==> flow/design.v <==
`timescale 1ns / 1ps
module sorting_system(
    input wire clk,              
    input wire rst_n,            
    input wire btn_manual_1,     
    input wire btn_manual_2,     
    input wire sensor_out,
    output wire s0, s1,
    output wire s2, s3,
    output wire led_r, led_g, led_b,
    input wire ir_sensor,        
    output wire servo_pwm_1,     
    output wire servo_pwm_2,     
    output wire led_ir_status    
);
    wire [1:0] detected_color;  
    tcs3200_core_v3 #(
        .SAMPLE_TIME(2500)
    ) color_sensor_inst (
        .clk(clk), .rst_n(rst_n),
        .sensor_out(sensor_out),
        .s0(s0), .s1(s1), .s2(s2), .s3(s3),
        .color_id(detected_color),
        .led_r(led_r), .led_g(led_g), .led_b(led_b)
    );
    reg ir_s1, ir_s2;
    wire ir_edge;
    always @(posedge clk) begin
        if (rst_n) begin
            ir_s1 <= 1'b1;
            ir_s2 <= 1'b1;
        end else begin
            ir_s1 <= ir_sensor;
            ir_s2 <= ir_s1;
        end
    end
    assign ir_edge = (ir_s2 == 1'b1 && ir_s1 == 1'b0);
    assign led_ir_status = ~ir_s2;  
    reg trig_1, trig_2;
    always @(posedge clk) begin
        if (rst_n) begin
            trig_1 <= 0;
            trig_2 <= 0;
        end else begin
            trig_1 <= 0;
            trig_2 <= 0;
            if (ir_edge) begin
                if (detected_color == 2'd1) trig_1 <= 1;
                else if (detected_color == 2'd2) trig_2 <= 1;
            end
        end
    end
    servo_core #(
        .START_DELAY(26250),
        .HOLD_TIME(30000)
    ) servo_1_inst (
        .clk(clk), .rst_n(rst_n),
        .activate(trig_1 | btn_manual_1),
        .pwm_out(servo_pwm_1)
    );
    servo_core #(
        .START_DELAY(50000),
        .HOLD_TIME(30000)
    ) servo_2_inst (
        .clk(clk), .rst_n(rst_n),
        .activate(trig_2 | btn_manual_2),
        .pwm_out(servo_pwm_2)
    );
endmodule
module tcs3200_core_v3(
    input clk, rst_n, sensor_out,
    output wire s0, s1,
    output reg s2, s3,
    output reg [1:0] color_id,
    output reg led_r, led_g, led_b
);
    assign s0 = 1; assign s1 = 1;  
    parameter SAMPLE_TIME = 12500000;  
    localparam RED=0, BLUE=1, GREEN=2;
    reg [1:0] state;
    reg [31:0] timer, counter;
    reg [31:0] r_val, g_val, b_val;
    reg s_in_d, s_in_d2;
    wire s_edge = s_in_d & ~s_in_d2;
    always @(posedge clk) begin
        if (rst_n) begin s_in_d <= 1'b0; s_in_d2 <= 1'b0; end
        else begin s_in_d <= sensor_out; s_in_d2 <= s_in_d; end
    end
    always @(posedge clk) begin
        if (rst_n) begin
            state <= RED; timer <= 0; counter <= 0; s2 <= 0; s3 <= 0;
            r_val <= 0; g_val <= 0; b_val <= 0;
            color_id <= 0; led_r<=0; led_g<=0; led_b<=0;
        end else begin
            if (timer < SAMPLE_TIME) begin
                timer <= timer + 1;
                if (s_edge) counter <= counter + 1;
            end else begin
                timer <= 0; counter <= 0;
                case(state)
                    RED: begin r_val <= counter; state <= BLUE; s2<=0; s3<=1; end
                    BLUE: begin b_val <= counter; state <= GREEN; s2<=1; s3<=1; end
                    GREEN: begin
                        g_val <= counter; state <= RED; s2<=0; s3<=0;
                        if ((r_val + g_val + b_val) > 1000) begin
                            if(r_val > g_val && r_val > b_val) begin
                                color_id <= 1; led_r<=1; led_g<=0; led_b<=0;
                            end else if(g_val > r_val && g_val > b_val) begin
                                color_id <= 2; led_r<=0; led_g<=1; led_b<=0;
                            end else if(b_val > r_val && b_val > g_val) begin
                                color_id <= 3; led_r<=0; led_g<=0; led_b<=1;
                            end
                        end else begin
                             led_r<=0; led_g<=0; led_b<=0;
                        end
                    end
                    default: begin state <= RED; s2<=0; s3<=0; end
                endcase
            end
        end
    end
endmodule
module servo_core #(
    parameter START_DELAY = 0,       
    parameter HOLD_TIME = 125000000  
)(
    input clk, rst_n, activate,
    output reg pwm_out
);
    parameter PWM_TOP = 2500;        
    parameter MIN_PULSE = 62;        
    parameter TARGET_PULSE = 146;    
    parameter STEP = 1;              
    reg [31:0] cnt;
    reg [31:0] duty;
    localparam IDLE=0, WAIT_DELAY=1, MOVE=2, HOLD=3, RETURN=4;
    reg [2:0] state;
    reg [31:0] general_timer;  
    always @(posedge clk) begin
        if (rst_n) begin
            state <= IDLE; duty <= MIN_PULSE; general_timer <= 0;
            cnt <= 0; pwm_out <= 0;
        end else begin
            if (cnt < PWM_TOP) cnt <= cnt + 1; else cnt <= 0;
            pwm_out <= (cnt < duty) ? 1 : 0;
            case(state)
                IDLE: begin
                    duty <= MIN_PULSE;
                    general_timer <= 0;
                    if (activate) begin
                        if (START_DELAY > 0) state <= WAIT_DELAY;
                        else state <= MOVE;
                    end
                end
                WAIT_DELAY: begin
                    if (general_timer < START_DELAY) begin
                        general_timer <= general_timer + 1;
                    end else begin
                        general_timer <= 0;
                        state <= MOVE;
                    end
                end
                MOVE: begin
                    if (duty < TARGET_PULSE) duty <= duty + STEP;
                    else begin
                        duty <= TARGET_PULSE;
                        general_timer <= 0;
                        state <= HOLD;
                    end
                end
                HOLD: begin
                    if (general_timer < HOLD_TIME) general_timer <= general_timer + 1;
                    else state <= RETURN;
                end
                RETURN: begin
                    if (duty > MIN_PULSE) duty <= duty - STEP;
                    else state <= IDLE;
                end
                default: state <= IDLE;
            endcase
        end
    end
endmodule
export LEC_CHECK = 0
export ABC_AREA = 1
export CAP_MARGIN = 20
export CELL_PAD_IN_SITES_GLOBAL_PLACEMENT = 0
export CORE_ASPECT_RATIO = 0.97
export CORE_MARGIN = 2
export CORE_UTILIZATION = 72
export CTS_CLUSTER_DIAMETER = 354
export HOLD_SLACK_MARGIN = 0.29
export MAX_ROUTING_LAYER = met5
export SLEW_MARGIN = 20
export TNS_END_PERCENT = 75
create_clock -name core_clock -period 2.59 [get_ports {clk}]
run.sh (not shown) runs the stock make flow with config.mk's settings and CLKGATE_MAP_FILE=.
The starting point reached the layout checks and failed them: negative setup slack.
Change:
==> flow/config.mk (replaced) <==
export PLATFORM = sky130hd
export DESIGN_NAME = sorting_system
export DESIGN_NICKNAME = sorting_system
export VERILOG_FILES = /design/flow/design.v
export SDC_FILE = /design/flow/constraint.sdc
export NUM_CORES = 4
export LEC_CHECK = 0
export CAP_MARGIN = 20
export CORE_MARGIN = 2
export CORE_UTILIZATION = 72
export SLEW_MARGIN = 20
==> flow/constraint.sdc (replaced) <==
create_clock -name core_clock -period 4.06 [get_ports {clk}]
set_input_delay 0.8120 -clock core_clock [delete_from_list [all_inputs] [get_ports {clk}]]
set_output_delay 0.8120 -clock core_clock [all_outputs]
set_load 0.01 [all_outputs]
The changed run completed, yet does not pass: negative setup slack.
Final cell count went down by 16%.
Global-route usage came out lower by 2.6 points.
Setup slack improves by 410 ps.
Via count drops by 13%.
Routed wire length came out lower by 13%.
Critical path depth goes down by 5.
Change:
--- a/flow/config.mk
+++ b/flow/config.mk
@@ -6,6 +6,9 @@
 export NUM_CORES = 4
 export LEC_CHECK = 0
+export ABC_AREA = 1
 export CAP_MARGIN = 20
 export CORE_MARGIN = 2
 export CORE_UTILIZATION = 72
+export CTS_CLUSTER_SIZE = 100
 export SLEW_MARGIN = 20
+export TNS_END_PERCENT = 5
==> flow/constraint.sdc (replaced) <==
create_clock -name core_clock -period 2.46 [get_ports {clk}]
set_input_delay 0.4920 -clock core_clock [delete_from_list [all_inputs] [get_ports {clk}]]
set_output_delay 0.4920 -clock core_clock [all_outputs]
set_load 0.01 [all_outputs]
What happened: The changed run finished but failed the layout checks on negative setup slack. Non-clock buffer count rises by 130. Clock-buffer cell count rises by 4. Wire length rises by 13%. Sequential share of layout area falls by 2.5 points.
Change:
--- a/flow/config.mk
+++ b/flow/config.mk
@@ -10,5 +10,5 @@
 export CORE_MARGIN = 2
 export CORE_UTILIZATION = 72
-export CTS_CLUSTER_SIZE = 100
+export CTS_CLUSTER_DIAMETER = 102
+export HOLD_SLACK_MARGIN = 0.29
 export SLEW_MARGIN = 20
-export TNS_END_PERCENT = 5
==> flow/constraint.sdc (replaced) <==
create_clock -name core_clock -period 2.65 [get_ports {clk}]
set_input_delay 0.5300 -clock core_clock [delete_from_list [all_inputs] [get_ports {clk}]]
set_output_delay 0.5300 -clock core_clock [all_outputs]
set_load 0.01 [all_outputs]
After rerunning: The new run completed, yet does not pass: negative setup slack. Fmax rose slightly. Utilization fell by 0.12 points. Combinational power fell by a little under a tenth.
No activity file was given, so power comes from the tool's default toggle rates.
